`flow/config.mk`:
```
export PLATFORM = sky130hd
export DESIGN_NAME = c6502
export DESIGN_NICKNAME = c6502
export VERILOG_FILES = /design/flow/design.v
export SDC_FILE = /design/flow/constraint.sdc
export NUM_CORES = 4
export LEC_CHECK = 0
export ABC_AREA = 1
export CAP_MARGIN = 20
export CORE_ASPECT_RATIO = 1.37
export CORE_MARGIN = 2
export CORE_UTILIZATION = 72
export CTS_CLUSTER_SIZE = 10
export PLACE_DENSITY = 0.38
export SETUP_SLACK_MARGIN = 0.24
export SLEW_MARGIN = 20
```
`flow/constraint.sdc`:
```
create_clock -name core_clock -period 4.5 [get_ports {clock}]
set_input_delay 0.9000 -clock core_clock [delete_from_list [all_inputs] [get_ports {clock}]]
set_output_delay 0.9000 -clock core_clock [all_outputs]
set_load 0.01 [all_outputs]
```
`flow/design.v`:
```
module c6502
(
    input               clock,
    input               ce,
    input               reset_n,
    output      [15:0]  address,
    input       [ 7:0]  in,
    output reg  [ 7:0]  out,
    output reg          we
);
assign address = cp ? ab : pc;
localparam
    LDC = 0,
    ZP  = 1,    ZPX = 2,    ZPY = 3,
    ABS = 4,    ABX = 5,    ABY = 6,    ABZ = 7,
    IX  = 8,    IX2 = 9,    IX3 = 10,
    IY  = 11,   IY2 = 12,   IY3 = 13,
    RUN = 14,   BRA = 15,
    JP1 = 16,   JP2 = 17,
    JND = 18,   TRM = 19,   POP = 20,   JSR = 21,
    RTS = 22;
localparam
    ORA = 0,    AND = 1,    EOR = 2,    ADC = 3,
    STA = 4,    LDA = 5,    CMP = 6,    SBC = 7,
    ASL = 8,    ROL = 9,    LSR = 10,   ROR = 11,
    BIT = 13,   DEC = 14,   INC = 15;
localparam
    DST_A = 0,  DST_X = 1,  DST_Y = 2,  DST_S = 3,
    SRC_D = 0,  SRC_X = 1,  SRC_Y = 2,  SRC_A = 3;
reg [ 7:0]  a, x, y, s, p;
reg         cp;
reg [ 4:0]  t;           
reg [ 2:0]  m;           
reg [15:0]  ab, pc;
reg [ 7:0]  op, w;       
reg [ 3:0]  alu;         
reg [ 1:0]  dst, src;
wire [8:0] zpx = in + x;
wire [8:0] zpy = in + y;
wire [3:0] bra = {p[1], p[0], p[6], p[7]};  
wire [7:0] sn  = s + 1;
always @(posedge clock)
if (reset_n == 1'b0) begin
    p  <= 8'b01100001;
    t  <= 1'b0;
    cp <= 1'b0;
    pc <= 16'h0000;
    a  <= 8'h80;
    x  <= 8'hFE;
    y  <= 8'hDA;
    s  <= 8'h00;
    we <= 1'b0;
end
else if (ce) begin
    we  <= 1'b0;
    case (t)
    LDC: begin
        pc  <= pc + 1;
        m   <= 0;
        op  <= in;
        dst <= DST_A;
        src <= SRC_D;
        casex (in)
        8'b010_011_00: t <= JP1;  
        8'b011_011_00: t <= JND;  
        8'b001_000_00: t <= JSR;  
        8'b011_000_00: t <= RTS;  
        8'bxxx_000_x1: t <= IX;
        8'bxxx_010_x1,
        8'b1xx_000_x0: t <= RUN;  
        8'bxxx_100_x1: t <= IY;
        8'bxxx_110_x1: t <= ABY;
        8'bxxx_001_xx: t <= ZP;
        8'bxxx_011_xx,
        8'b001_000_00: t <= ABS;
        8'b10x_101_1x: t <= ZPY;
        8'bxxx_101_xx: t <= ZPX;
        8'b10x_111_1x: t <= ABY;
        8'bxxx_111_xx: t <= ABX;
        8'bxxx_100_00: t <= BRA;
        default:       t <= RUN;
        endcase
        casex (in)
        8'bxxx_xxx_01: begin alu <= in[7:5]; end
        8'b100_xx1_x0: begin alu <= STA; end
        8'b101_xx1_x0,
        8'b101_000_x0,
        8'b101_010_00,
        8'b10x_010_10,
        8'b100_110_00: begin alu <= LDA; end
        8'b11x_000_00,
        8'b11x_xx1_00: begin alu <= CMP; end
        8'b001_0x1_00: begin alu <= BIT; end
        8'b110_xx1_10,
        8'b100_010_00,
        8'b110_010_10: begin alu <= DEC; end
        8'b111_xx1_10,
        8'b11x_010_00: begin alu <= INC; end
        8'b00x_110_00: begin p[0] <= in[5]; t <= LDC; end  
        8'b01x_110_00: begin p[2] <= in[5]; t <= LDC; end  
        8'b101_110_00: begin p[6] <= 1'b0;  t <= LDC; end  
        8'b11x_110_00: begin p[3] <= in[5]; t <= LDC; end  
        8'b0xx_010_10: begin alu <= {1'b1, in[7:5]}; src <= SRC_A; end
        8'b0xx_xx1_10: begin alu <= {1'b1, in[7:5]}; end
        8'b111_010_10: begin t <= LDC; end
        8'b100_110_10: begin t <= LDC; s <= x; end
        8'b101_110_10: begin x <= s; p[7] <= s[7]; p[1] <= s == 0; t <= LDC; end
        8'b0x0_010_00: begin
            t   <= TRM;
            we  <= 1;
            cp  <= 1;
            out <= in[6] ? a : (p | 8'h30);
            ab  <= {8'h01, s};
            s   <= s - 1;
        end
        8'b0x1_010_00: begin t <= POP; cp <= 1; ab <= {8'h01, sn}; s <= sn; end
        8'b011_000_00: begin cp <= 1; ab <= {8'h01, sn}; end
        endcase
        casex (in)
        8'h86, 8'hA6, 8'hB6, 8'h96, 8'h8E, 8'hAE,
        8'hBE, 8'hA2, 8'hCA, 8'hE8, 8'h9A,
        8'hE0, 8'b111_xx1_00:
            dst <= DST_X;
        8'hA0, 8'h84, 8'hA4, 8'h88, 8'hC8,
        8'h8C, 8'hAC, 8'h94, 8'hB4, 8'hBC,
        8'hC0, 8'b110_xx1_00:
            dst <= DST_Y;
        endcase
        case (in)
        8'hE8, 8'hCA, 8'h8A: src <= SRC_X;  
        8'h88, 8'hC8, 8'h98: src <= SRC_Y;  
        8'hA8, 8'hAA: src <= SRC_A;  
        endcase
    end
    ZP:  begin t <= RUN; ab <= in;       cp <= 1; pc <= pc + 1; end
    ZPX: begin t <= RUN; ab <= zpx[7:0]; cp <= 1; pc <= pc + 1; end
    ZPY: begin t <= RUN; ab <= zpy[7:0]; cp <= 1; pc <= pc + 1; end
    ABS: begin t <= ABZ; pc <= pc + 1; ab <= in; end
    ABX: begin t <= ABZ; pc <= pc + 1; ab <= zpx; end
    ABY: begin t <= ABZ; pc <= pc + 1; ab <= zpy; end
    ABZ: begin t <= RUN; pc <= pc + 1; ab[15:8] <= ab[15:8] + in; cp <= 1; end
    IX:  begin t <= IX2; pc <= pc + 1; cp <= 1; ab <= zpx[7:0]; end
    IY:  begin t <= IY2; pc <= pc + 1; cp <= 1; ab <= in; end
    IX2: begin t <= IX3; w  <= in; ab[7:0] <= ab[7:0] + 1; end
    IY2: begin t <= IY3; w  <= in; ab[7:0] <= ab[7:0] + 1; end
    IX3: begin t <= RUN; ab <= {in, w}; end
    IY3: begin t <= RUN; ab <= {in, w} + y; end
    BRA: begin t <= LDC; pc <= pc + 1 + ((bra[op[7:6]] == op[5]) ? {{8{in[7]}}, in[7:0]} : 0); end
    JP1: begin t <= JP2; pc <= pc + 1; w <= in; end
    JP2: begin t <= LDC; pc <= {in, w}; end
    JND: case (m)
        0: begin m <= 1;   ab[ 7:0] <= in; pc <= pc + 1; end
        1: begin m <= 2;   ab[15:8] <= in; pc <= pc + 1; cp <= 1; end
        2: begin m <= 3;   pc[ 7:0] <= in; ab[7:0] <= ab[7:0] + 1; end
        3: begin t <= LDC; pc[15:8] <= in; cp <= 0; end
    endcase
    POP: begin t <= LDC; cp <= 0; if (op[6]) begin a <= in; p[7] <= in[7]; p[1] <= in == 0; end else p <= in; end
    JSR: case (m)
        0: begin m <= 1; w  <= in; pc <= pc + 1; end
        1: begin m <= 2; we <= 1; out <= pc[15:8]; ab      <= {8'h01, s};  pc[15:8] <= in; cp <= 1;end
        2: begin m <= 3; we <= 1; out <= pc[ 7:0]; ab[7:0] <= ab[7:0] - 1; pc[7:0]  <= w;  end
        3: begin t <= LDC; cp <= 0; s <= s - 2; end
    endcase
    RTS: case (m)
        0: begin m <= 1;   pc[7:0] <= in; ab[7:0] <= ab[7:0] + 1; end
        1: begin t <= LDC; pc <= {in, pc[7:0]} + 1; s <= s + 2; cp <= 0; end
    endcase
    RUN: begin
        cp <= 0;
        t  <= LDC;
        casex (op) 8'bxxx_010_x1, 8'b1xx_000_x0: pc <= pc + 1; endcase
        casex (op)
            8'b100_xxx_01,
            8'b100_xx1_x0: begin t <= TRM; out <= R; we <= 1'b1; cp <= 1'b1; end
            8'bxxx_xxx_01,
            8'b0xx_010_10,
            8'b100_010_10,
            8'b100_110_00: begin a <= R; p <= F; end
            8'b101_xx1_00,
            8'b101_000_00,
            8'b1x0_010_00,
            8'b101_010_00: begin y <= R; p <= F; end
            8'b101_xx1_10,
            8'b101_000_10,
            8'b111_010_00,
            8'b110_010_10,
            8'b101_010_10: begin x <= R; p <= F; end
            8'b0xx_xx1_10,
            8'b11x_xx1_10: begin t <= TRM; out <= R; we <= 1'b1; cp <= 1'b1; p <= F; end
            8'b110_xxx_01,
            8'b11x_000_00,
            8'b11x_xx1_00,
            8'b001_0x1_00: begin p <= F; end
        endcase
    end
    TRM: begin cp <= 0; t <= LDC; end
    endcase
end
wire [7:0] op1 =
    dst == DST_A ? a :
    dst == DST_X ? x :
    dst == DST_Y ? y : s;
wire [7:0] op2 =
    src == SRC_A ? a :
    src == SRC_X ? x :
    src == SRC_Y ? y : in;
wire [8:0] R =
    alu == ORA ? op1 | op2 :
    alu == AND ? op1 & op2 :
    alu == EOR ? op1 ^ op2 :
    alu == ADC ? op1 + op2 + cin :
    alu == STA ? op1 :
    alu == LDA ? op2 :
    alu == CMP ? op1 - op2 :
    alu == SBC ? op1 - op2 - !cin :
    alu == ASL ? {op2[6:0], 1'b0} :
    alu == ROL ? {op2[6:0], cin} :
    alu == LSR ? {1'b0, op2[7:1]} :
    alu == ROR ? {cin, op2[7:1]} :
    alu == BIT ? op1 & op2 :
    alu == DEC ? op2 - 1 :
    alu == INC ? op2 + 1 : 0;
wire sign  =  R[7];         
wire zero  = ~|R[7:0];      
wire oadc  = (op1[7] ^ op2[7] ^ 1'b1) & (op1[7] ^ R[7]);
wire osbc  = (op1[7] ^ op2[7] ^ 1'b0) & (op1[7] ^ R[7]);
wire cin   =  p[0];
wire carry =  R[8];
wire [7:0] F =
    alu == ADC ? {sign, oadc, p[5:2], zero,  carry} :
    alu == CMP ? {sign,       p[6:2], zero, ~carry} :
    alu == SBC ? {sign, osbc, p[5:2], zero, ~carry} :
    alu == ASL || alu == ROL ? {sign, p[6:2], zero, op2[7]} :
    alu == LSR || alu == ROR ? {sign, p[6:2], zero, op2[0]} :
    alu == BIT ? {op2[7:6], p[5:2], zero, p[0]} :
                 {sign,     p[6:2], zero, p[0]};
endmodule
```
`flow/run.sh`:
```
#!/bin/bash
# the make line also repeats each setting of config.mk as NAME=value (left out here)
make -C /OpenROAD-flow-scripts/flow DESIGN_CONFIG=/design/flow/config.mk WORK_HOME=/design/flow/orfs CLKGATE_MAP_FILE= finish
```
==> CHANGELOG.md, run 1 <==
### Implementation results

* Initial DRC Count at 3,254
* Required @ worst endpoint at 4.90 ns
* Critical Path Start Type: input port
* Cell count after synthesis at 2,158
* Cell family with most CP delay: simple AND/OR/NAND/NOR gates
* Worst path bufs/invs at 3
* Max_cap viols at 0
* Nets at 2,325
* Stage-log warning count at 49
* Yosys cell count at 2,158
* Clock share of power at 0.295
* Number of global-route vias before repair at 16,500
* YS chip area at 13,700 um^2
* Pleak at 0.00697 uW
* DRT Wirelength at 56.5 mm
* Switching pwr at 2110 uW
* CTS tree: done
* Post-layout min period at 4.07 ns
* # IOs at 36
* Post-route ant nets at 0
* Remaining Overflow, GRT at 0
* Crit. Startpoint: in[1]
* Yosys top cell by instances: nand2_1
* Chip area at 20,200 um^2
* R2r startpoint: s[2]
* Syn. warnings at 1
* Yosys aoi share at 0.252
* Post-synth top area share at 0.130
* Crit path max-delay cell type: clkdlybuf4s50_1
* Power Density at 316 nW/um^2
* Comb power frac at 0.411
* Drt wl/cell at 22.8 um
* Vias per cell at 6.96
* H-tree Lvls at 4
* Flop+latch power at 1420 uW
* Syn Nets at 2,263
* Hold Path Class: reg2reg
* Max-slew violations at 0
* Comb pwr at 1980 uW
* Max Clock Freq at 246 MHz
* Sw Ratio at 0.437
* Worst Hold Launch: we
* Top post-synthesis cells by area: dfxtp_1, nand2_1, edfxtp_1
* Worst Hold Path Cells at 2
* Initial antenna violation count at 2
* Layout Area Growth over Synthesis at 11.3%
* Worst slew margin relative to its limit at 0.325
* PortBufs at 35
* Worst setup EP type: flip-flop
* Arr. time, crit path at 4.47 ns
* Top cells by count: nand2_1, inv_1, nor2_1
* Critical path class: in2reg
* CTS Sinks at 133
* Post-DP HPWL at 41.1 mm
* Registers, synthesis at 133
* Global-route wire length before repair at 89.7 mm
* Total CTS buffers at 17
* PnR Total Power at 4820 uW
* R2R cell count at 22
* Top_reg_cell synth: dfxtp_1
* Post-Syn Area at 13,700 um^2
* DRC Markers at 0
* Worst-margin pin slew at 1.01 ns
* Status: timing/DRC/antenna clean
* Largest Pwr Group: combinational logic
* Adder-cell share of the synthesized area at 0.0906
* Max FO, Critical Path at 5
* Part of the power in registers at 0.295
* CP Depth at 25
* Cell Type Count at 72
* Tcrit/Tclk final at 0.904
* Global Route Usage Sum at 0.589
* Final setup viols at 0
* Via count at 17,300
* Yosys xor share at 0.0267
* Init Core Util at 0.729
* Minimum setup slack among reg-to-reg paths at 0.48 ns
* Sum Neg Setup Slack at 0 ns
* Clk pwr at 1420 uW
* 1st-pass router iterations at 26
* Final hold violations at 0
* Die Ht at 166 um
* Root Buffer: clkbuf_16
* Internal at 2710 uW
* Comb area leader: simple AND/OR/NAND/NOR gates
* Post-synth ARST share at 0
* Worst R2R End: p[0]
* Syn_area_per_cell at 6.36 um^2
* Crit path to: p[0]
* Endpoint with the worst hold slack: we
* Reg clk slew, reported paths at 0.08 ns
* Peak VDD IR at 0.242 mV
* Row count at 59
* Clock latency on the worst-skew pair at 0.46 ns
* RePlAce Congestion at 1.15
* Hold-fix buffer count after cts at 0
* Layout fillers at 1,410
* Core footprint at 18,800 um^2
* Simple-Gate Area Share at 0.287
* Clock skew at 0.0130 ns
* Clock buffer depth at 2
* Post-synth EDFFs at 44
* Unrepaired setup endpoints after global routing: false
* CP dominant cell by count: nand2_1
* Die Span X at 122 um
* Area fraction in mux cells at 0.000821
* Largest net degree at the start of global routing at 36
* Synth Seq Share at 0.226
* Cell taking the most area after synthesis: dfxtp_1
* Slowest stage delay, CP at 0.60 ns
==> layout make-up <==
type	count	area, um^2	area share
clock inverter	15	156	0.0102
inverter	349	1310	0.0860
sequential	133	3100	0.203
antenna	2	5.00	0.000328
multi-input combinational	1612	9040	0.592
tap	244	305	0.0200
clock buffer	17	425	0.0279
timing repair buffer	107	921	0.0603
==> metrics by stage <==
step                worst slack, ns  hold WS, ns   util  instances  area, um^2
finish                        0.430        0.491  0.811       2479       15300
global route                  0.253        0.515  0.811       2477       15300
CTS                           0.463        0.491  0.810       2476       15200
detailed placement           0.0165        0.480  0.779       2444       14700
global placement             0.0816        0.456  0.779       2444       14700
floorplan                     0.580        0.455      -       2158       13700
==> what timing repair did <==
item,4_1_cts,5_1_grt
hold endpoints to repair,0,0
setup endpoints to repair,0,27
resized,0,10
buffers inserted,0,1
==> layer usage <==
layer,track usage,share of wire
met5,0.0521,0
met4,0.550,0.14
met3,0.342,0.15
met2,0.852,0.41
met1,0.582,0.30
==> run 2: changes to the inputs <==
- ABC_AREA: 1 -> not set
- CORE_ASPECT_RATIO: 1.37 -> 0.5
- CORE_UTILIZATION: 72 -> 54
- CTS_CLUSTER_DIAMETER: not set -> 389
- CTS_CLUSTER_SIZE: 10 -> 98
- PLACE_DENSITY: 0.38 -> 0.37
- SETUP_SLACK_MARGIN: 0.24 -> 2.73
- clock period: 4.5 -> 10.0 ns (I/O delays scaled with it)
==> run 2 against run 1 <==
Against the previous run: highest routed layer unchanged; wire length is 8.7% lower; still clean on timing, DRC and antenna; sequential share of layout area is 0.62 points higher; non-clock buffer count decreased by 44; largest cell class unchanged; critical endpoint is now out[7].
==> CHANGELOG.md, run 2 <==
### Implementation results

* Worst setup EP type: flip-flop (unchanged)
* Remaining Overflow, GRT at 0 (unchanged)
* Area fraction in mux cells at 0.0582 (was 0.000821)
* Max Clock Freq at 145 MHz
* Chip area at 26,900 um^2 (was 20,200 um^2)
* Cell count after synthesis at 1,816 (was 2,158)
* Required @ worst endpoint at 10.15 ns (was 4.90 ns)
* Post-layout min period at 6.88 ns
* CTS Sinks at 133 (unchanged)
* Sw Ratio at 0.387 (was 0.437)
* Clock skew at 0.0108 ns (was 0.0130 ns)
* Fin util at 0.589 (was 0.811)
* Adder-cell share of the synthesized area at 0.0904 (was 0.0906)
* Cell total after placement at 2,095 (was 2,444)
* Global Route Usage Sum at 0.380 (was 0.589)
* Crit. Startpoint: in[0] (was in[1])
* FF+latch area at 3100 um^2 (about the same)
* Flop+latch power at 644 uW (was 1420 uW)
* Global-route wire length before repair at 79.0 mm (was 89.7 mm)
* Comb area leader: AND-OR/OR-AND gates (was simple AND/OR/NAND/NOR gates)
* CP Cell Sequence: clkdlybuf4s50_1 > buf_4 > mux2_2 > o21a_1 > a21boi_1 > inv_1 > ha_1 > fa_1 > or3_1 > and3_1 > a2111oi_0 > nor3_1 > or4_1 > nand3_1 > nand4_1 > nand2_1 > o221ai_1
* Worst path bufs/invs at 3 (unchanged)
* Post-DP HPWL at 37.4 mm (was 41.1 mm)
* Endpoint with the worst hold slack: we (unchanged)
* Syn Nets at 1,921 (was 2,263)
* CP Depth at 17 (was 25)
* Drt wl/cell at 24.2 um (was 22.8 um)
* Layout fillers at 2,380 (was 1,410)
* Comb pwr at 731 uW (was 1980 uW)
* Max-slew violations at 0 (unchanged)
* Post-synth ARST share at 0 (unchanged)
* Worst Hold Launch: we (unchanged)
* R2r startpoint: src[1] (was s[2])
* Core footprint at 25,100 um^2 (was 18,800 um^2)
* Final setup viols at 0 (unchanged)
* Largest Pwr Group: combinational logic (unchanged)
* H-tree Lvls at 4 (unchanged)
* # IOs at 36 (unchanged)
* Hold-fix buffer count after cts at 0 (unchanged)
* Crit path to: out[7] (was p[0])
* Power Density at 135 nW/um^2 (was 316 nW/um^2)
* Worst Hold Path Cells at 1 (was 2)
* Total CTS buffers at 17 (unchanged)
* R2R cell count at 15 (was 22)
* Dpl ws at 2.52 ns (was 0.0165 ns)
* Clock buffer depth at 2 (unchanged)
* Post-synth EDFFs at 44 (unchanged)
* Max FO, Critical Path at 27 (was 5)
* Stage-log warning count at 49 (unchanged)
* Cell taking the most area after synthesis: dfxtp_1 (unchanged)
* Top cells by count: nand2_1, a21oi_1, nor2_1 (was nand2_1, inv_1, nor2_1)
* Peak VDD IR at 0.126 mV (was 0.242 mV)
* Critical path class: in2reg (unchanged)
* Initial DRC Count at 2,029 (was 3,254)
* Cell family with most CP delay: simple AND/OR/NAND/NOR gates (unchanged)
* Top post-synthesis cells by area: dfxtp_1, edfxtp_1, ha_1 (was dfxtp_1, nand2_1, edfxtp_1)
* Registers, synthesis at 133 (unchanged)
* Minimum setup slack among reg-to-reg paths at 4.54 ns (was 0.48 ns)
* RePlAce Congestion at 0.995 (was 1.15)
* Critical Path Start Type: input port (unchanged)
* Clk pwr at 631 uW (was 1420 uW)
* Top_reg_cell synth: dfxtp_1 (unchanged)
* 1st-pass router iterations at 6 (was 26)
* Via count at 14,700 (was 17,300)
* YS chip area at 13,800 um^2 (was 13,700 um^2)
* Slowest stage delay, CP at 0.51 ns (was 0.60 ns)
* Die Ht at 117 um (was 166 um)
* Worst-margin pin slew at 1.01 ns (about the same)
* Post-Syn Area at 13,800 um^2 (was 13,700 um^2)
* DRT Wirelength at 51.5 mm (was 56.5 mm)
* Number of global-route vias before repair at 13,500 (was 16,500)
* Init Core Util at 0.547 (was 0.729)
* Clock share of power at 0.315 (was 0.295)
* Vias per cell at 6.91 (was 6.96)
* CTS tree: done (unchanged)
* Final hold violations at 0 (unchanged)
* Unrepaired setup endpoints after global routing: false (unchanged)
* Worst slew margin relative to its limit at 0.321 (was 0.325)
* Worst R2R End: out[7] (was p[0])
* Arr. time, crit path at 7.03 ns (was 4.47 ns)
* Yosys cell count at 1,816 (was 2,158)
* DRC Markers at 0 (unchanged)
* Post-route ant nets at 0 (unchanged)
* Yosys aoi share at 0.288 (was 0.252)
* Comb power frac at 0.364 (was 0.411)
* Sum Neg Setup Slack at 0 ns (unchanged)
* Crit path max-delay cell type: or4_1 (was clkdlybuf4s50_1)
* Largest net degree at the start of global routing at 51 (was 36)
* Syn_area_per_cell at 7.58 um^2 (was 6.36 um^2)
* Row count at 41 (was 59)
* Die Span X at 230 um (was 122 um)
* Yosys xor share at 0.0656 (was 0.0267)
* Initial antenna violation count at 0 (was 2)
* Status: timing/DRC/antenna clean (unchanged)
* Synth Seq Share at 0.225 (was 0.226)
* Gate Area at 9840 um^2 (was 9040 um^2)
* Nets at 1,875 (was 2,325)
* Post-route setup slack at 3.12 ns (was 0.430 ns)
* Hold Path Class: reg2reg (unchanged)
* Tcrit/Tclk final at 0.688 (was 0.904)
* Cell Type Count at 81 (was 72)
* Layout Area Growth over Synthesis at 7.66% (was 11.3%)
* Root Buffer: clkbuf_16 (unchanged)
* PortBufs at 35 (unchanged)
* Pleak at 0.00565 uW (was 0.00697 uW)
* Syn. warnings at 1 (unchanged)
* Post-synth top area share at 0.129 (was 0.130)
* Non-filler cells, final at 2,127 (was 2,479)
* Clock latency on the worst-skew pair at 0.44 ns (was 0.46 ns)
* Yosys top cell by instances: nand2_1 (unchanged)
* Simple-Gate Area Share at 0.212 (was 0.287)
* Switching pwr at 777 uW (was 2110 uW)
* Max_cap viols at 0 (unchanged)
* Number of antenna diodes at 0 (was 2)
* Internal at 1230 uW (was 2710 uW)
* Part of the power in registers at 0.321 (was 0.295)
* Reg clk slew, reported paths at 0.06 ns (was 0.08 ns)
==> run 2: metrics by stage <==
step	cell area [um^2]	total power (uW)	hold WS, ns
2_1_floorplan	13800	1150	0.448
3_3_place_gp	14200	1350	0.437
3_5_place_dp	14200	1360	0.455
4_1_cts	14800	1980	0.469
5_1_grt	14800	2090	0.490
6_report	14800	2010	0.469
==> run 2: timing repair <==
item                                    in CTS  in global routing
hold endpoints to repair                     0                  0
resized                                      0                  1
endpoints found under the setup margin       0                  8
buffers inserted                             0                  0
==> run 2: layout make-up <==
| cell class | instances | share of cell area |
|---|---|---|
| Multi-Input combinational cell | 1468 | 0.664 |
| Sequential cell | 133 | 0.209 |
| Timing Repair Buffer | 63 | 0.0365 |
| Clock buffer | 19 | 0.0306 |
| Tap cell | 344 | 0.0291 |
| Inverter | 87 | 0.0220 |
| Clock inverter | 13 | 0.00828 |
==> run 2: layer usage <==
layer | up-vias | GRT usage | wire length [um]
li1 | 6648 | - | -
met3 | 105 | 0.0824 | 5860
met1 | 7041 | 0.517 | 21900
met2 | 898 | 0.601 | 22200
met4 | 0 | 0.134 | 1510
met5 | - | 0 | 0
==> run 3: changes to the inputs <==
- ABC_AREA: not set -> 1
- CORE_ASPECT_RATIO: 0.5 -> not set
- CORE_UTILIZATION: 54 -> 71
- CTS_CLUSTER_DIAMETER: 389 -> not set
- CTS_CLUSTER_SIZE: 98 -> not set
- PLACE_DENSITY: 0.37 -> not set
- PLACE_DENSITY_LB_ADDON: not set -> 0.06
- SETUP_SLACK_MARGIN: 2.73 -> not set
- clock period: 10.0 -> 4.16 ns (I/O delays scaled with it)
==> run 3 against run 2 <==
Against the previous run: power rose to 2.8 times the previous value; synthesized cell count up 19%; sequential cell count unchanged; non-clock buffer count up 88; global-route usage up 20 points; clock skew about the same; sequential power up 140%; die size down 24%; final area up 5.7%; largest cell class unchanged; first-iteration DRC count up 80%; clock power rose to 2.6 times the previous value; largest power group unchanged; sequential share of layout area down 1.1 points.
==> CHANGELOG.md, run 3 <==
### Implementation results

* Status: timing/DRC/antenna clean (unchanged)
* Syn. warnings at 1 (unchanged)
* R2r startpoint: dst[2] (was src[1])
* Power Density at 353 nW/um^2 (was 135 nW/um^2)
* Crit path to: ab[3] (was out[7])
* Clock latency on the worst-skew pair at 0.45 ns (was 0.44 ns)
* Syn_area_per_cell at 6.36 um^2 (was 7.58 um^2)
* CTS Sinks at 133 (unchanged)
* Arr. time, crit path at 4.19 ns (was 7.03 ns)
* Top cells by count: nand2_1, inv_1, nor2_1 (was nand2_1, a21oi_1, nor2_1)
* Endpoint with the worst hold slack: pc[5] (was we)
* Chip area at 20,500 um^2 (was 26,900 um^2)
* Largest Pwr Group: combinational logic (unchanged)
* Cell Type Count at 72 (was 81)
* RePlAce Congestion at 1.17 (was 0.995)
* Initial antenna violation count at 5 (was 0)
* Synth Seq Share at 0.226 (was 0.225)
* Unrepaired setup endpoints after global routing: false (unchanged)
* Yosys top cell by instances: nand2_1 (unchanged)
* Cell area after layout at 15,700 um^2 (was 14,800 um^2)
* DRC Markers at 0 (unchanged)
* Internal at 3210 uW (was 1230 uW)
* Number of global-route vias before repair at 16,800 (was 13,500)
* Comb pwr at 2360 uW (was 731 uW)
* Post-synth ARST share at 0 (unchanged)
* Post-synth top area share at 0.130 (was 0.129)
* Max-slew violations at 0 (unchanged)
* Nets at 2,369 (was 1,875)
* Area fraction in mux cells at 0.000821 (was 0.0582)
* Vias per cell at 6.93 (was 6.91)
* Via count at 17,600 (was 14,700)
* Yosys cell count at 2,158 (was 1,816)
* PnR Total Power at 5520 uW (was 2010 uW)
* Switching pwr at 2310 uW (was 777 uW)
* Final setup viols at 0 (unchanged)
* Core footprint at 18,800 um^2 (was 25,100 um^2)
* Peak VDD IR at 0.345 mV (was 0.126 mV)
* Flop+latch power at 1520 uW (was 644 uW)
* Post-DP HPWL at 41.8 mm (was 37.4 mm)
* Yosys aoi share at 0.252 (was 0.288)
* Pleak at 0.00719 uW (was 0.00565 uW)
* Slowest stage delay, CP at 0.75 ns (was 0.51 ns)
* CP Cell Sequence: clkdlybuf4s50_1 > buf_4 > nor2_2 > inv_2 > nor2_8 > inv_2 > nor3_4 > inv_2 > nor2_4 > nor2_1 > inv_2 > o21ai_0 > o2111ai_1 (was clkdlybuf4s50_1 > buf_4 > mux2_2 > o21a_1 > a21boi_1 > inv_1 > ha_1 > fa_1 > or3_1 > and3_1 > a2111oi_0 > nor3_1 > or4_1 > nand3_1 > nand4_1 > nand2_1 > o221ai_1)
* Largest net degree at the start of global routing at 35 (was 51)
* Root Buffer: clkbuf_16 (unchanged)
* Cell family with most CP delay: buffers and inverters (was simple AND/OR/NAND/NOR gates)
* Post-route ant nets at 0 (unchanged)
* R2R cell count at 21 (was 15)
* # IOs at 36 (unchanged)
* Remaining Overflow, GRT at 0 (unchanged)
* Init Core Util at 0.729 (was 0.547)
* Final hold violations at 0 (unchanged)
* Top post-synthesis cells by area: dfxtp_1, nand2_1, edfxtp_1 (was dfxtp_1, edfxtp_1, ha_1)
* Initial DRC Count at 3,649 (was 2,029)
* Worst-margin pin slew at 1.19 ns (was 1.01 ns)
* Adder-cell share of the synthesized area at 0.0906 (was 0.0904)
* CTS tree: done (unchanged)
* Part of the power in registers at 0.275 (was 0.321)
* CP Depth at 13 (was 17)
* Post-Syn Area at 13,700 um^2 (was 13,800 um^2)
* Worst path bufs/invs at 6 (was 3)
* Required @ worst endpoint at 4.33 ns (was 10.15 ns)
* Post-layout min period at 4.02 ns
* Die Span X at 143 um (was 230 um)
* Final hold slack at 0.504 ns (was 0.469 ns)
* Max Clock Freq at 249 MHz
* Global Route Usage Sum at 0.576 (was 0.380)
* FF+latch area at 3100 um^2 (unchanged)
* Crit. Startpoint: in[2] (was in[0])
* Max FO, Critical Path at 15 (was 27)
* Row count at 50 (was 41)
* Clk pwr at 1650 uW (was 631 uW)
* Drt wl/cell at 22.9 um (was 24.2 um)
* Yosys xor share at 0.0267 (was 0.0656)
* Total CTS buffers at 17 (unchanged)
* Clock buffer depth at 2 (unchanged)
* Area post-placement at 15,000 um^2 (was 14,200 um^2)
* 1st-pass router iterations at 20 (was 6)
* Sw Ratio at 0.419 (was 0.387)
* Comb power frac at 0.427 (was 0.364)
* Top_reg_cell synth: dfxtp_1 (unchanged)
* Crit path max-delay cell type: nor2_1 (was or4_1)
* Minimum setup slack among reg-to-reg paths at 0.19 ns (was 4.54 ns)
* Die Ht at 143 um (was 117 um)
* Worst R2R End: out[5] (was out[7])
* Tcrit/Tclk final at 0.967 (was 0.688)
* Hold Path Class: reg2reg (unchanged)
* Max_cap viols at 0 (unchanged)
* Worst slew margin relative to its limit at 0.202 (was 0.321)
* Post-synth EDFFs at 44 (unchanged)
* Cell count after synthesis at 2,158 (was 1,816)
* Layout fillers at 1,302 (was 2,380)
* H-tree Lvls at 4 (unchanged)
* Registers, synthesis at 133 (unchanged)
* Layout Area Growth over Synthesis at 14.1% (was 7.66%)
* Critical Path Start Type: input port (unchanged)
* PortBufs at 35 (unchanged)
* Clock skew at 0.0107 ns (was 0.0108 ns)
* Cell taking the most area after synthesis: dfxtp_1 (unchanged)
* Worst Hold Path Cells at 2 (was 1)
* Simple-Gate Area Share at 0.287 (was 0.212)
* Gate Area at 9070 um^2 (was 9840 um^2)
* Comb area leader: simple AND/OR/NAND/NOR gates (was AND-OR/OR-AND gates)
* Stage-log warning count at 47 (was 49)
* Reg clk slew, reported paths at 0.06 ns (about the same)
* Sum Neg Setup Slack at 0 ns (unchanged)
* DRT Wirelength at 58.1 mm (was 51.5 mm)
* Critical path class: in2reg (unchanged)
* Global-route wire length before repair at 89.6 mm (was 79.0 mm)
* Clock share of power at 0.298 (was 0.315)
* Syn Nets at 2,263 (was 1,921)
* CP dominant cell by count: inv_2
* YS chip area at 13,700 um^2 (was 13,800 um^2)
* Worst setup EP type: flip-flop (unchanged)
* Worst Hold Launch: pc[5] (was we)
## run 3: layout make-up
class	count	share of cell area
antenna	2	0.000320
clock buffer	18	0.0274
clock inverter	14	0.0121
inverter	349	0.0837
multi-input combinational	1612	0.579
sequential	133	0.198
tap	260	0.0208
timing repair buffer	151	0.0784
## run 3: timing repair
item                                    4_1_cts  5_1_grt
hold buffers                                  0        0
endpoints found under the hold margin         0        0
resized                                       0       15
setup buffers                                 0        2
endpoints found under the setup margin        0       19
## run 3: metrics by stage
step,instances,utilization,setup slack [ns]
final,2539,0.831,0.138
after global routing,2539,0.831,0.00664
after floorplan,2158,-,0.308
after detailed placement,2503,0.795,-0.290
after CTS,2535,0.828,0.158
after global placement,2503,0.795,-0.145
## run 3: routing by layer
metal | global-route usage | up-vias | share of wire
met1 | 0.623 | 7606 | 0.32
met2 | 0.824 | 1776 | 0.40
li1 | - | 7512 | -
met5 | 0.0677 | - | 0.0019
met3 | 0.302 | 700 | 0.17
met4 | 0.478 | 6 | 0.11
==> run 4: changes to the inputs <==
- ABC_AREA: 1 -> not set
- CORE_UTILIZATION: 71 -> 40
- PLACE_DENSITY_LB_ADDON: 0.06 -> not set
- SETUP_SLACK_MARGIN: not set -> -0.18
- clock period: 4.16 -> 7.24 ns (I/O delays scaled with it)
==> run 4 against run 3 <==
Against the previous run: count of clock-buffer cells in the layout is 7 higher; clock power fell by 49%; sequential power fell by 41%; global-route usage shrank 29 points; hold slack worse by 0.034 ns; combinational power decreased by 58%; clock skew up 0.0031 ns; area after synthesis rose by 0.28%; sequential share of layout area is 0.96 points higher; critical path depth rose by 3.
==> CHANGELOG.md, run 4 <==
### Implementation results

* Initial antenna violation count at 1 (was 5)
* Worst Hold Path Cells at 1 (was 2)
* Cell area after layout at 14,900 um^2 (was 15,700 um^2)
* Pleak at 0.00565 uW (was 0.00719 uW)
* Top cells by count: nand2_1, a21oi_1, nor2_1 (was nand2_1, inv_1, nor2_1)
* Syn. warnings at 1 (unchanged)
* CTS tree: done (unchanged)
* Area post-placement at 14,400 um^2 (was 15,000 um^2)
* Top post-synthesis cells by area: dfxtp_1, edfxtp_1, ha_1 (was dfxtp_1, nand2_1, edfxtp_1)
* Endpoint with the worst hold slack: we (was pc[5])
* Yosys cell count at 1,816 (was 2,158)
* Arr. time, crit path at 6.37 ns (was 4.19 ns)
* Root Buffer: clkbuf_16 (unchanged)
* Global-route wire length before repair at 80.4 mm (was 89.6 mm)
* DRC Markers at 0 (unchanged)
* Global Route Usage Sum at 0.288 (was 0.576)
* 1st-pass router iterations at 6 (was 20)
* Worst Hold Launch: we (was pc[5])
* Worst slew margin relative to its limit at 0.322 (was 0.202)
* Power Density at 183 nW/um^2 (was 353 nW/um^2)
* Post-layout min period at 6.21 ns
* Yosys aoi share at 0.288 (was 0.252)
* Post-synth ARST share at 0 (unchanged)
* Area fraction in mux cells at 0.0582 (was 0.000821)
* Clock skew at 0.0139 ns (was 0.0107 ns)
* Initial DRC Count at 2,316 (was 3,649)
* PortBufs at 35 (unchanged)
* Final hold violations at 0 (unchanged)
* Global Route met1 Usage at 0.412 (was 0.623)
* Crit. Startpoint: in[0] (was in[2])
* Core footprint at 33,700 um^2 (was 18,800 um^2)
* Largest net degree at the start of global routing at 51 (was 35)
* Worst-margin pin slew at 1.02 ns (was 1.19 ns)
* Crit path to: out[7] (was ab[3])
* Sum Neg Setup Slack at 0 ns (unchanged)
* Reg clk slew, reported paths at 0.06 ns (about the same)
* Post-DP HPWL at 38.2 mm (was 41.8 mm)
* Critical Path Start Type: input port (unchanged)
* Row count at 67 (was 50)
* Most crowded layer after global routing: met2 (unchanged)
* FF+latch area at 3100 um^2 (unchanged)
* Post-Syn Area at 13,800 um^2 (was 13,700 um^2)
* RePlAce Congestion at 0.933 (was 1.17)
* Cell count after synthesis at 1,816 (was 2,158)
* Post-route ant nets at 0 (unchanged)
* # IOs at 36 (unchanged)
* Cell Type Count at 81 (was 72)
* Max_cap viols at 0 (unchanged)
* Worst path bufs/invs at 2 (was 6)
* YS chip area at 13,800 um^2 (was 13,700 um^2)
* Sw Ratio at 0.381 (was 0.419)
* Die Ht at 189 um (was 143 um)
* CP Depth at 16 (was 13)
* Comb area leader: AND-OR/OR-AND gates (was simple AND/OR/NAND/NOR gates)
* Slowest stage delay, CP at 0.53 ns (was 0.75 ns)
* Simple-Gate Area Share at 0.212 (was 0.287)
* Registers, synthesis at 133 (unchanged)
* Cell family with most CP delay: simple AND/OR/NAND/NOR gates (was buffers and inverters)
* Drt wl/cell at 23.2 um (was 22.9 um)
* Yosys top cell by instances: nand2_1 (unchanged)
* R2R cell count at 15 (was 21)
* Post-synth EDFFs at 44 (unchanged)
* Synth Seq Share at 0.225 (was 0.226)
* Yosys xor share at 0.0656 (was 0.0267)
* H-tree Lvls at 4 (unchanged)
* Worst R2R End: out[7] (was out[5])
* Status: timing/DRC/antenna clean (unchanged)
* Hold-fix buffer count after cts at 0 (unchanged)
* Via count at 14,400 (was 17,600)
* Largest Pwr Group: combinational logic (unchanged)
* Crit path max-delay cell type: a21boi_0 (was nor2_1)
* Chip area at 35,900 um^2 (was 20,500 um^2)
* Init Core Util at 0.408 (was 0.729)
* Top_reg_cell synth: dfxtp_1 (unchanged)
* Max-slew violations at 0 (unchanged)
* Critical path class: in2reg (unchanged)
* CTS Sinks at 133 (unchanged)
* Stage-log warning count at 47 (unchanged)
* Flop+latch power at 893 uW (was 1520 uW)
* Post-synth top area share at 0.129 (was 0.130)
* Unrepaired setup endpoints after global routing: false (unchanged)
* CP Cell Sequence: clkdlybuf4s50_1 > mux2_2 > o21a_1 > a21boi_0 > inv_1 > ha_1 > fa_1 > or3_1 > and3_1 > a2111oi_0 > nor3_1 > or4_1 > nand3_1 > nand4_1 > nand2_1 > o221ai_1 (was clkdlybuf4s50_1 > buf_4 > nor2_2 > inv_2 > nor2_8 > inv_2 > nor3_4 > inv_2 > nor2_4 > nor2_1 > inv_2 > o21ai_0 > o2111ai_1)
* Remaining Overflow, GRT at 0 (unchanged)
* Required @ worst endpoint at 7.40 ns (was 4.33 ns)
* Number of antenna diodes at 0 (was 2)
* Comb power frac at 0.364 (was 0.427)
* Worst setup EP type: flip-flop (unchanged)
* DRT Wirelength at 51.7 mm (was 58.1 mm)
* Comb pwr at 995 uW (was 2360 uW)
* Layout Area Growth over Synthesis at 8.48% (was 14.1%)
* Gate Area at 9850 um^2 (was 9070 um^2)
* Clock share of power at 0.310 (was 0.298)
* Final setup viols at 0 (unchanged)
* R2r startpoint: src[1] (was dst[2])
* Setup Buffers After CTS at 0 (unchanged)
* GR Util met2 at 0.428 (was 0.824)
* M3 GR Usage at 0.0712 (was 0.302)
* Clk pwr at 848 uW (was 1650 uW)
* Total CTS buffers at 17 (unchanged)
* Minimum setup slack among reg-to-reg paths at 1.89 ns (was 0.19 ns)
* Vias per cell at 6.44 (was 6.93)
* Hold Path Class: reg2reg (unchanged)
* Fin util at 0.443 (was 0.831)
* Syn Nets at 1,921 (was 2,263)
* Adder-cell share of the synthesized area at 0.0904 (was 0.0906)
* Cts repair resizes at 0 (unchanged)
* Max Clock Freq at 161 MHz
* Layout fillers at 3,428 (was 1,302)
* Cell taking the most area after synthesis: dfxtp_1 (unchanged)
* Syn_area_per_cell at 7.58 um^2 (was 6.36 um^2)
* Tcrit/Tclk final at 0.858 (was 0.967)
* Part of the power in registers at 0.326 (was 0.275)
* Number of global-route vias before repair at 13,700 (was 16,800)
* Nets at 1,874 (was 2,369)
* Clock buffer depth at 2 (unchanged)
* Peak VDD IR at 0.184 mV (was 0.345 mV)
* Die Span X at 189 um (was 143 um)
* Switching pwr at 1040 uW (was 2310 uW)
* Max FO, Critical Path at 6 (was 15)
* Internal at 1690 uW (was 3210 uW)
* Clock latency on the worst-skew pair at 0.44 ns (was 0.45 ns)
[run 4: area by class of cell]
cell class / count / area share
repair buffers: 62 / 0.0355
well taps: 448 / 0.0375
clock inverters: 7 / 0.00293
inverters: 87 / 0.0219
flip-flops and latches: 133 / 0.208
multi-input cells: 1468 / 0.660
clock buffers: 25 / 0.0346
[run 4: metal layers]
layer | share of wire | vias up
li1 | - | 6653
met1 | 0.45 | 6825
met2 | 0.42 | 788
met3 | 0.11 | 87
met4 | 0.022 | 2
met5 | 0.00017 | -
[run 4: per-stage QoR]
stage / hold WS [ns] / setup WS [ns] / std cells / power, uW
after global placement: 0.443 / 0.705 / 2197 / 1860
after detailed placement: 0.451 / 0.585 / 2198 / 1870
after CTS: 0.470 / 1.03 / 2230 / 2710
final: 0.469 / 1.03 / 2230 / 2740
after floorplan: 0.448 / 1.67 / 1816 / 1590
after global routing: 0.492 / 0.592 / 2230 / 2870
==> run 5: changes to the inputs <==
- CORE_UTILIZATION: 40 -> 65
- SETUP_SLACK_MARGIN: -0.18 -> not set
- clock period: 7.24 -> 5.84 ns (I/O delays scaled with it)
==> run 5 against run 4 <==
Against the previous run: still clean; global-route usage is 17 points higher; area after synthesis stayed put; count of clock-buffer cells in the layout fell by 8; die size is 38% lower; power rose by 30%; setup slack lost 0.80 ns; largest cell class unchanged.
==> CHANGELOG.md, run 5 <==
### Implementation results

* RePlAce Congestion at 1.02 (was 0.933)
* Worst Hold Path Cells at 1 (unchanged)
* Dpl ws at -0.0599 ns (was 0.585 ns)
* Reg clk slew, reported paths at 0.07 ns (was 0.06 ns)
* DRT Wirelength at 51.9 mm (was 51.7 mm)
* Init Core Util at 0.659 (was 0.408)
* Status: timing/DRC/antenna clean (unchanged)
* Yosys cell count at 1,816 (unchanged)
* Remaining Overflow, GRT at 0 (unchanged)
* Sw Ratio at 0.398 (was 0.381)
* Tcrit/Tclk final at 0.961 (was 0.858)
* Global-route wire length before repair at 79.7 mm (was 80.4 mm)
* Yosys xor share at 0.0656 (unchanged)
* Synth Seq Share at 0.225 (unchanged)
* Nets at 1,899 (was 1,874)
* Post-route setup slack at 0.229 ns (was 1.03 ns)
* Worst R2R End: out[7] (unchanged)
* Yosys top cell by instances: nand2_1 (unchanged)
* Comb power frac at 0.370 (was 0.364)
* Comb area leader: AND-OR/OR-AND gates (unchanged)
* Die Ht at 150 um (was 189 um)
* Post-synth top area share at 0.129 (unchanged)
* Hold-fix buffer count after cts at 0 (unchanged)
* Syn. warnings at 1 (unchanged)
* Core footprint at 20,900 um^2 (was 33,700 um^2)
* Max FO, Critical Path at 5 (was 6)
* Clock latency on the worst-skew pair at 0.45 ns (was 0.44 ns)
* Cell family with most CP delay: simple AND/OR/NAND/NOR gates (unchanged)
* Unrepaired setup endpoints after global routing: false (unchanged)
* Part of the power in registers at 0.309 (was 0.326)
* Pleak at 0.00579 uW (was 0.00565 uW)
* Number of global-route vias before repair at 14,000 (was 13,700)
* Minimum setup slack among reg-to-reg paths at 0.69 ns (was 1.89 ns)
* Global Route Usage Sum at 0.460 (was 0.288)
* Switching pwr at 1420 uW (was 1040 uW)
* Max_cap viols at 0 (unchanged)
* Row count at 53 (was 67)
* Die Span X at 150 um (was 189 um)
* PortBufs at 35 (unchanged)
* Area fraction in mux cells at 0.0582 (unchanged)
* PnR Total Power at 3560 uW (was 2740 uW)
* Registers, synthesis at 133 (unchanged)
* Flop+latch power at 1100 uW (was 893 uW)
* Power Density at 238 nW/um^2 (was 183 nW/um^2)
* Post-Syn Area at 13,800 um^2 (unchanged)
* YS chip area at 13,800 um^2 (unchanged)
* Chip area at 22,400 um^2 (was 35,900 um^2)
* R2r startpoint: src[1] (unchanged)
* Critical Path Start Type: input port (unchanged)
* Post-route ant nets at 0 (unchanged)
* Top cells by count: nand2_1, a21oi_1, nor2_1 (unchanged)
* Drt wl/cell at 24.9 um (was 23.2 um)
* Slowest stage delay, CP at 0.55 ns (was 0.53 ns)
* CTS Sinks at 133 (unchanged)
* Worst slew margin relative to its limit at 0.199 (was 0.322)
* Clock buffer depth at 2 (unchanged)
* Arr. time, crit path at 5.77 ns (was 6.37 ns)
* Cell taking the most area after synthesis: dfxtp_1 (unchanged)
* Post-DP HPWL at 37.9 mm (was 38.2 mm)
* Worst setup EP type: flip-flop (unchanged)
* Max-slew violations at 0 (unchanged)
* Syn Nets at 1,921 (unchanged)
* Setup Buffers After CTS at 0 (unchanged)
* Final setup viols at 0 (unchanged)
* CP Cell Sequence: clkdlybuf4s50_1 > mux2_2 > o21a_1 > a21boi_0 > buf_4 > inv_1 > ha_1 > fa_1 > or3_1 > and3_1 > a2111oi_0 > buf_4 > nor3_1 > or4_1 > nand3_1 > nand4_1 > nand2_1 > o221ai_1 (was clkdlybuf4s50_1 > mux2_2 > o21a_1 > a21boi_0 > inv_1 > ha_1 > fa_1 > or3_1 > and3_1 > a2111oi_0 > nor3_1 > or4_1 > nand3_1 > nand4_1 > nand2_1 > o221ai_1)
* Crit. Startpoint: in[0] (unchanged)
* Initial antenna violation count at 0 (was 1)
* Largest net degree at the start of global routing at 51 (unchanged)
* Worst Hold Launch: we (unchanged)
* Post-synth EDFFs at 44 (unchanged)
* Worst path bufs/invs at 4 (was 2)
* Stage-log warning count at 49 (was 47)
* Cts repair resizes at 0 (unchanged)
* Comb pwr at 1320 uW (was 995 uW)
* Via count at 15,200 (was 14,400)
* Final hold violations at 0 (unchanged)
* Yosys aoi share at 0.288 (unchanged)
* Root Buffer: clkbuf_16 (unchanged)
* Adder-cell share of the synthesized area at 0.0904 (unchanged)
* Clock share of power at 0.321 (was 0.310)
* Post-layout min period at 5.61 ns
* Fin util at 0.715 (was 0.443)
* Peak VDD IR at 0.180 mV (was 0.184 mV)
* Critical path class: in2reg (unchanged)
* 1st-pass router iterations at 8 (was 6)
* Syn_area_per_cell at 7.58 um^2 (unchanged)
* Cell count after synthesis at 1,816 (unchanged)
* Hold Path Class: reg2reg (unchanged)
* Total CTS buffers at 17 (unchanged)
* R2R cell count at 17 (was 15)
* DRC Markers at 0 (unchanged)
* Crit path to: out[7] (unchanged)
* # IOs at 36 (unchanged)
* Required @ worst endpoint at 6.00 ns (was 7.40 ns)
* CP Depth at 18 (was 16)
* CTS tree: done (unchanged)
* Layout fillers at 1,699 (was 3,428)
* Largest Pwr Group: combinational logic (unchanged)
* Worst-margin pin slew at 1.19 ns (was 1.02 ns)
* Final hold slack at 0.480 ns (was 0.469 ns)
* Clk pwr at 1140 uW (was 848 uW)
* Top post-synthesis cells by area: dfxtp_1, edfxtp_1, ha_1 (unchanged)
* Vias per cell at 7.30 (was 6.44)
* Top_reg_cell synth: dfxtp_1 (unchanged)
* CP dominant cell by count: buf_4
* Cell Type Count at 81 (unchanged)
* Clock skew at 0.0137 ns (was 0.0139 ns)
* Initial DRC Count at 2,379 (was 2,316)
* Max Clock Freq at 178 MHz
* Number of antenna diodes at 0 (unchanged)
* Simple-Gate Area Share at 0.212 (unchanged)
* Internal at 2140 uW (was 1690 uW)
* Layout Area Growth over Synthesis at 8.53% (was 8.48%)
* Endpoint with the worst hold slack: we (unchanged)
* Crit path max-delay cell type: clkdlybuf4s50_1 (was a21boi_0)
* H-tree Lvls at 4 (unchanged)
* Post-synth ARST share at 0 (unchanged)
[run 5: per-layer routing]
| metal | GRT usage | part of all wire |
|---|---|---|
| met5 | 0 | 0 |
| met4 | 0.203 | 0.047 |
| met3 | 0.133 | 0.15 |
| met2 | 0.666 | 0.41 |
| met1 | 0.634 | 0.39 |
[run 5: cell type report]
cell class	instances	area [um^2]	share of cell area
Clock inverter	15	183	0.0122
Inverter	87	327	0.0219
Tap cell	275	344	0.0230
Sequential cell	133	3100	0.208
Timing Repair Buffer	87	721	0.0483
Clock buffer	17	425	0.0285
Multi-Input combinational cell	1468	9830	0.658
[run 5: through the flow]
step / area (um^2) / TNS (ns) / std cells
after CTS: 14900 / 0 / 2082
after global placement: 14300 / 0 / 2050
after floorplan: 13800 / 0 / 1816
after detailed placement: 14300 / -0.0948 / 2050
after global routing: 14900 / 0 / 2082
final: 14900 / 0 / 2082
==> run 6: changes to the inputs <==
- CELL_PAD_IN_SITES_DETAIL_PLACEMENT: not set -> 1
- CELL_PAD_IN_SITES_GLOBAL_PLACEMENT: not set -> 3
- CORE_ASPECT_RATIO: not set -> 1.74
- CORE_MARGIN: 2 -> 7
- GPL_ROUTABILITY_DRIVEN: not set -> 0
- MIN_ROUTING_LAYER: not set -> met1
- PLACE_DENSITY: not set -> 0.46
- SETUP_SLACK_MARGIN: not set -> -0.32
- clock period: 5.84 -> 6.94 ns (I/O delays scaled with it)
==> run 6 against run 5 <==
Against the previous run: the flow now stops in global placement without I/O (3_1_place_gp_skip_io); area after synthesis unchanged; die size increased by 15%; synthesized cell count unchanged.
==> CHANGELOG.md, run 6 <==
### Changed

* Yosys aoi share at 0.288 (unchanged)
* Cell count after synthesis at 1,816 (unchanged)
* Die Span X at 124 um (was 150 um)
* Status: did not finish (was timing/DRC/antenna clean)
* Core footprint at 20,900 um^2 (about the same)
* Init Core Util at 0.657 (was 0.659)
* Top cells by count: nand2_1, a21oi_1, nor2_1 (unchanged)
* Err: [ERROR GPL-0301] Utilization 146.820 % exceeds 100%.
* Post-synth ARST share at 0 (unchanged)
* Simple-Gate Area Share at 0.212 (unchanged)
* Chip area at 25,600 um^2 (was 22,400 um^2)
* Top_reg_cell synth: dfxtp_1 (unchanged)
* Cell Type Count at 81 (unchanged)
* Synth Seq Share at 0.225 (unchanged)
* Cell taking the most area after synthesis: dfxtp_1 (unchanged)
* Yosys cell count at 1,816 (unchanged)
* YS chip area at 13,800 um^2 (unchanged)
* Area fraction in mux cells at 0.0582 (unchanged)
* Syn_area_per_cell at 7.58 um^2 (unchanged)
* Die Ht at 206 um (was 150 um)
* Post-synth EDFFs at 44 (unchanged)
* Comb area leader: AND-OR/OR-AND gates (unchanged)
* Syn. warnings at 1 (unchanged)
* Adder-cell share of the synthesized area at 0.0904 (unchanged)
* Registers, synthesis at 133 (unchanged)
* Top post-synthesis cells by area: dfxtp_1, edfxtp_1, ha_1 (unchanged)
* Post-synth top area share at 0.129 (unchanged)
* Stop stage: global placement without I/O (3_1_place_gp_skip_io)
* Syn Nets at 1,921 (unchanged)
* Row count at 70 (was 53)
* Post-Syn Area at 13,800 um^2 (unchanged)
* Yosys top cell by instances: nand2_1 (unchanged)
* Yosys xor share at 0.0656 (unchanged)
==> run 7: changes to the inputs <==
- CELL_PAD_IN_SITES_DETAIL_PLACEMENT: 1 -> not set
- CELL_PAD_IN_SITES_GLOBAL_PLACEMENT: 3 -> not set
- CORE_ASPECT_RATIO: 1.74 -> not set
- CORE_MARGIN: 7 -> 2
- CORE_UTILIZATION: 65 -> 71
- GPL_ROUTABILITY_DRIVEN: 0 -> not set
- MIN_ROUTING_LAYER: met1 -> not set
- PLACE_DENSITY: 0.46 -> not set
- PLACE_DENSITY_LB_ADDON: not set -> 0.0
- SETUP_SLACK_MARGIN: -0.32 -> not set
- clock period: 6.94 -> 4.37 ns (I/O delays scaled with it)
==> run 7 against run 6 <==
Against the previous run: now clean on timing, DRC and antenna; area after synthesis unchanged; synthesized cell count unchanged; die size shrank 20%.
==> CHANGELOG.md, run 7 <==
### Implementation results

* Die Span X at 143 um (was 124 um)
* CTS Sinks at 133
* Root Buffer: clkbuf_16
* Top cells by count: nand2_1, a21oi_1, nor2_1 (unchanged)
* Initial antenna violation count at 0
* DRC Markers at 0
* RePlAce Congestion at 1.13
* Global Route Usage Sum at 0.530
* Clock buffer depth at 2
* Minimum setup slack among reg-to-reg paths at 0.14 ns
* Init Core Util at 0.728 (was 0.657)
* Post-synth EDFFs at 44 (unchanged)
* Post-DP HPWL at 39.5 mm
* R2R cell count at 16
* Nets at 1,998
* Cell Type Count at 81 (unchanged)
* Core footprint at 18,900 um^2 (was 20,900 um^2)
* Post-synth ARST share at 0 (unchanged)
* Max FO, Critical Path at 5
* Yosys cell count at 1,816 (unchanged)
* Total CTS buffers at 17
* Worst setup EP type: flip-flop
* Number of global-route vias before repair at 15,300
* Yosys xor share at 0.0656 (unchanged)
* Post-layout min period at 4.29 ns
* Hold Path Class: reg2reg
* Largest net degree at the start of global routing at 47
* DRT Wirelength at 54.9 mm
* Area fraction in mux cells at 0.0582 (unchanged)
* Clock latency on the worst-skew pair at 0.45 ns
* Worst Hold Path Cells at 1
* Top post-synthesis cells by area: dfxtp_1, edfxtp_1, ha_1 (unchanged)
* Max Clock Freq at 233 MHz
* Reg clk slew, reported paths at 0.07 ns
* Final setup viols at 0
* YS chip area at 13,800 um^2 (unchanged)
* Syn. warnings at 1 (unchanged)
* Flop+latch power at 1450 uW
* Crit path to: p[1]
* Row count at 50 (was 70)
* Endpoint with the worst hold slack: we
* Switching pwr at 1970 uW
* Comb pwr at 2110 uW
* Remaining Overflow, GRT at 0
* Synth Seq Share at 0.225 (unchanged)
* Yosys aoi share at 0.288 (unchanged)
* Worst path bufs/invs at 4
* Syn_area_per_cell at 7.58 um^2 (unchanged)
* Post-route ant nets at 0
* Slowest stage delay, CP at 0.53 ns
* Via count at 16,500
* Sum Neg Setup Slack at 0 ns
* Chip area at 20,500 um^2 (was 25,600 um^2)
* Stage-log warning count at 48
* Arr. time, crit path at 4.67 ns
* Crit path max-delay cell type: or4_4
* Non-filler cells, final at 2,166
* Cell family with most CP delay: simple AND/OR/NAND/NOR gates
* Internal at 3060 uW
* Status: timing/DRC/antenna clean (was did not finish)
* Global-route wire length before repair at 83.7 mm
* Worst slew margin relative to its limit at 0.337
* Final hold violations at 0
* Comb area leader: AND-OR/OR-AND gates (unchanged)
* Unrepaired setup endpoints after global routing: true
* 1st-pass router iterations at 15
* Sw Ratio at 0.392
* Number of antenna diodes at 0
* Critical Path Start Type: input port
* Top_reg_cell synth: dfxtp_1 (unchanged)
* Post-Syn Area at 13,800 um^2 (unchanged)
* Worst Hold Launch: we
* Die Ht at 143 um (was 206 um)
* Largest Pwr Group: combinational logic
* Drt wl/cell at 25.4 um
* Clock share of power at 0.292
* Post-synth top area share at 0.129 (unchanged)
* Peak VDD IR at 0.333 mV
* Worst R2R End: p[1]
* Syn Nets at 1,921 (unchanged)
* CP Cell Sequence: buf_8 > mux2_4 > o21a_1 > a21boi_2 > buf_6 > inv_4 > ha_4 > fa_2 > or3_4 > and3_4 > a2111oi_4 > nor3_2 > or4_4 > nand3_4 > nand4_1 > buf_4 > a21o_1 > o21ai_1
* Simple-Gate Area Share at 0.212 (unchanged)
* PortBufs at 35
* Cell count after synthesis at 1,816 (unchanged)
* Pleak at 0.00632 uW
* Comb power frac at 0.420
* Registers, synthesis at 133 (unchanged)
* Critical path class: in2reg
* R2r startpoint: src[1]
* Cell taking the most area after synthesis: dfxtp_1 (unchanged)
* Yosys top cell by instances: nand2_1 (unchanged)
* Required @ worst endpoint at 4.74 ns
* Part of the power in registers at 0.288
* Max-slew violations at 0
* CTS tree: done
* CP Depth at 18
* Cell total after placement at 2,130
* # IOs at 36
* Power Density at 318 nW/um^2
* Vias per cell at 7.60
* H-tree Lvls at 4
* Max_cap viols at 0
* Clock skew at 0.0157 ns
* Initial DRC Count at 3,341
* Clk pwr at 1470 uW
* Worst-margin pin slew at 0.994 ns
* Tcrit/Tclk final at 0.982
* Layout Area Growth over Synthesis at 14.8%
* Crit. Startpoint: in[0]
* Adder-cell share of the synthesized area at 0.0904 (unchanged)
==> run 7: routing by layer <==
layer	share of wire	up-vias	global-route usage
met5	0.0011	-	0.0251
met4	0.067	2	0.253
met3	0.19	472	0.245
met2	0.39	1747	0.750
met1	0.35	7325	0.679
li1	-	6905	-
==> run 7: layout make-up <==
class                   instances  area, um^2
fillers                      1221        3090
repair buffers                186        1490
flip-flops and latches        133        3100
multi-input cells            1468        9970
well taps                     260         325
clock inverters                13         110
inverters                      87         329
clock buffers                  19         475
==> run 7: metrics by stage <==
step / power [uW] / hold slack, ns / utilization / area (um^2) / setup slack [ns]
after detailed placement: 3410 / 0.452 / 0.797 / 15000 / -0.796
after CTS: 4870 / 0.470 / 0.830 / 15700 / 0.0621
after floorplan: 2650 / 0.448 / - / 13800 / 0.0348
after global placement: 3350 / 0.440 / 0.797 / 15000 / -0.760
after global routing: 5180 / 0.481 / 0.836 / 15800 / -0.0550
final: 5030 / 0.473 / 0.836 / 15800 / 0.0774
==> run 7: repair_timing <==
action / in CTS / in global routing
setup endpoints to repair: 19 / 17
hold buffers: 0 / 0
pin swaps: 3 / 16
setup buffers: 0 / 4
resized: 12 / 27
==> run 8: changes to the inputs <==
- ABC_AREA: not set -> 1
- CORE_ASPECT_RATIO: not set -> 1.37
- CORE_UTILIZATION: 71 -> 72
- CTS_CLUSTER_SIZE: not set -> 10
- PLACE_DENSITY: not set -> 0.38
- PLACE_DENSITY_LB_ADDON: 0.0 -> not set
- SETUP_SLACK_MARGIN: not set -> 0.44
- TNS_END_PERCENT: not set -> 15
- clock period: 4.37 -> 4.03 ns (I/O delays scaled with it)
==> run 8 against run 7 <==
Against the previous run: the run now fails in global routing (5_1_grt); synthesized cell count up 19%; area after synthesis fell by 0.28%; die size fell by 1.6%.
==> CHANGELOG.md, run 8 <==
### Changed

* Post-Syn Area at 13,700 um^2 (was 13,800 um^2)
* Synth Seq Share at 0.226 (was 0.225)
* Post-DP HPWL at 42.8 mm (was 39.5 mm)
* Err: [ERROR GRT-0116] Global routing finished with congestion. Check the congestion regions in the DRC Viewer.
* H-tree Lvls at 4 (unchanged)
* Post-synth top area share at 0.130 (was 0.129)
* Stop stage: global routing (5_1_grt)
* Adder-cell share of the synthesized area at 0.0906 (was 0.0904)
* Root Buffer: clkbuf_16 (unchanged)
* Status: did not finish (was timing/DRC/antenna clean)
* Syn_area_per_cell at 6.36 um^2 (was 7.58 um^2)
* Post-synth ARST share at 0 (unchanged)
* Top cells by count: nand2_1, inv_1, nor2_1 (was nand2_1, a21oi_1, nor2_1)
* Cell taking the most area after synthesis: dfxtp_1 (unchanged)
* Dpl ws at -0.214 ns (was -0.796 ns)
* Top_reg_cell synth: dfxtp_1 (unchanged)
* Total CTS buffers at 17 (unchanged)
* YS chip area at 13,700 um^2 (was 13,800 um^2)
* Init Core Util at 0.729 (was 0.728)
* Die Ht at 166 um (was 143 um)
* Yosys xor share at 0.0267 (was 0.0656)
* Clock buffer depth at 2 (unchanged)
* Top post-synthesis cells by area: dfxtp_1, nand2_1, edfxtp_1 (was dfxtp_1, edfxtp_1, ha_1)
* Row count at 59 (was 50)
* Area post-placement at 15,100 um^2 (was 15,000 um^2)
* Yosys aoi share at 0.252 (was 0.288)
* Remaining Overflow, GRT at 4
* Chip area at 20,200 um^2 (was 20,500 um^2)
* Die Span X at 122 um (was 143 um)
* Syn Nets at 2,263 (was 1,921)
* Yosys top cell by instances: nand2_1 (unchanged)
* Global Route Usage Sum at 0.619
* # IOs at 36 (unchanged)
* Hold-fix buffer count after cts at 0 (unchanged)
* Registers, synthesis at 133 (unchanged)
* PortBufs at 35 (unchanged)
* Cell count after synthesis at 2,158 (was 1,816)
* Post-synth EDFFs at 44 (unchanged)
* CTS Sinks at 133 (unchanged)
* Syn. warnings at 1 (unchanged)
* RePlAce Congestion at 1.16 (was 1.13)
* Cell total after placement at 2,505 (was 2,130)
* Yosys cell count at 2,158 (was 1,816)
* Core footprint at 18,800 um^2 (was 18,900 um^2)
* Simple-Gate Area Share at 0.287 (was 0.212)
* Comb area leader: simple AND/OR/NAND/NOR gates (was AND-OR/OR-AND gates)
* Cell Type Count at 72 (was 81)
* Area fraction in mux cells at 0.000821 (was 0.0582)
-- run 8: routing by layer --
| metal | GRT overflow | GRT usage |
|---|---|---|
| met3 | 0 | 0.326 |
| met1 | 0 | 0.646 |
| met4 | 3 | 0.607 |
| met2 | 1 | 0.863 |
| met5 | 0 | 0.0573 |
-- run 8: metrics by stage --
step                total power [uW]  setup TNS (ns)
floorplan                       3030               0
global placement                3830          -0.745
detailed placement              3900           -2.47
CTS                             5550               0
-- run 8: repair_timing --
| item | in CTS |
|---|---|
| endpoints found under the hold margin | 0 |
| resized | 29 |
| pin swaps | 15 |
| endpoints found under the setup margin | 27 |
| setup buffers | 7 |
==> run 9: changes to the inputs <==
- CORE_ASPECT_RATIO: 1.37 -> not set
- CORE_UTILIZATION: 72 -> 71
- CTS_CLUSTER_SIZE: 10 -> not set
- GPL_ROUTABILITY_DRIVEN: not set -> 0
- PLACE_DENSITY: 0.38 -> not set
- PLACE_DENSITY_LB_ADDON: not set -> 0.01
- SETUP_SLACK_MARGIN: 0.44 -> 1.21
- TNS_END_PERCENT: 15 -> not set
- clock period: 4.03 -> 4.22 ns (I/O delays scaled with it)
==> run 9 against run 8 <==
Against the previous run: the flow again stops in global routing (5_1_grt); die size increased by 1.3%; area after synthesis did not move; synthesized cell count is the same.
==> CHANGELOG.md, run 9 <==
### Changed

* Top cells by count: nand2_1, inv_1, nor2_1 (unchanged)
* Post-Syn Area at 13,700 um^2 (unchanged)
* Yosys aoi share at 0.252 (unchanged)
* Registers, synthesis at 133 (unchanged)
* Adder-cell share of the synthesized area at 0.0906 (unchanged)
* Post-synth EDFFs at 44 (unchanged)
* Comb area leader: simple AND/OR/NAND/NOR gates (unchanged)
* Cell total after placement at 2,486 (was 2,505)
* Chip area at 20,500 um^2 (was 20,200 um^2)
* Syn. warnings at 1 (unchanged)
* Remaining Overflow, GRT at 480
* Post-synth top area share at 0.130 (unchanged)
* Total CTS buffers at 17 (unchanged)
* Yosys xor share at 0.0267 (unchanged)
* Clock buffer depth at 2 (unchanged)
* Cell Type Count at 72 (unchanged)
* Root Buffer: clkbuf_16 (unchanged)
* Die Span X at 143 um (was 122 um)
* Area post-placement at 15,000 um^2 (was 15,100 um^2)
* Post-synth ARST share at 0 (unchanged)
* PortBufs at 35 (unchanged)
* Top_reg_cell synth: dfxtp_1 (unchanged)
* CTS Sinks at 133 (unchanged)
* Syn Nets at 2,263 (unchanged)
* Area fraction in mux cells at 0.000821 (unchanged)
* Status: did not finish (unchanged)
* Post-DP HPWL at 41.9 mm (was 42.8 mm)
* Yosys cell count at 2,158 (unchanged)
* Top post-synthesis cells by area: dfxtp_1, nand2_1, edfxtp_1 (unchanged)
* Stop stage: global routing (5_1_grt) (unchanged)
* Syn_area_per_cell at 6.36 um^2 (unchanged)
* Die Ht at 143 um (was 166 um)
* Dpl ws at -0.198 ns (was -0.214 ns)
* Err: [ERROR GRT-0232] Routing congestion too high. Check the congestion heatmap in the GUI. (was [ERROR GRT-0116] Global routing finished with congestion. Check the congestion regions in the DRC Viewer.)
* Cell taking the most area after synthesis: dfxtp_1 (unchanged)
* YS chip area at 13,700 um^2 (unchanged)
* Simple-Gate Area Share at 0.287 (unchanged)
* Core footprint at 18,800 um^2 (about the same)
* # IOs at 36 (unchanged)
* H-tree Lvls at 4 (unchanged)
* Global Route Usage Sum at 0.897
* Yosys top cell by instances: nand2_1 (unchanged)
* Init Core Util at 0.729 (about the same)
* Cell count after synthesis at 2,158 (unchanged)
* Row count at 50 (was 59)
* Synth Seq Share at 0.226 (unchanged)
-- run 9: per-stage QoR --
stage | utilization | hold slack, ns
global placement | 0.796 | 0.480
floorplan | - | 0.455
detailed placement | 0.796 | 0.497
CTS | 0.869 | 0.499
-- run 9: per-layer routing --
layer	global-route usage	GRT overflow
met5	0.456	2
met4	0.976	179
met3	0.762	7
met2	1.04	279
met1	0.869	13
-- run 9: repair_timing --
item                                    in CTS
pin swaps                                   56
endpoints found under the setup margin     123
gates resized                              155
hold endpoints to repair                     0
setup buffers                               45
hold buffers                                 0
Power figures rest on the tool's default switching activity, not on a simulated workload.
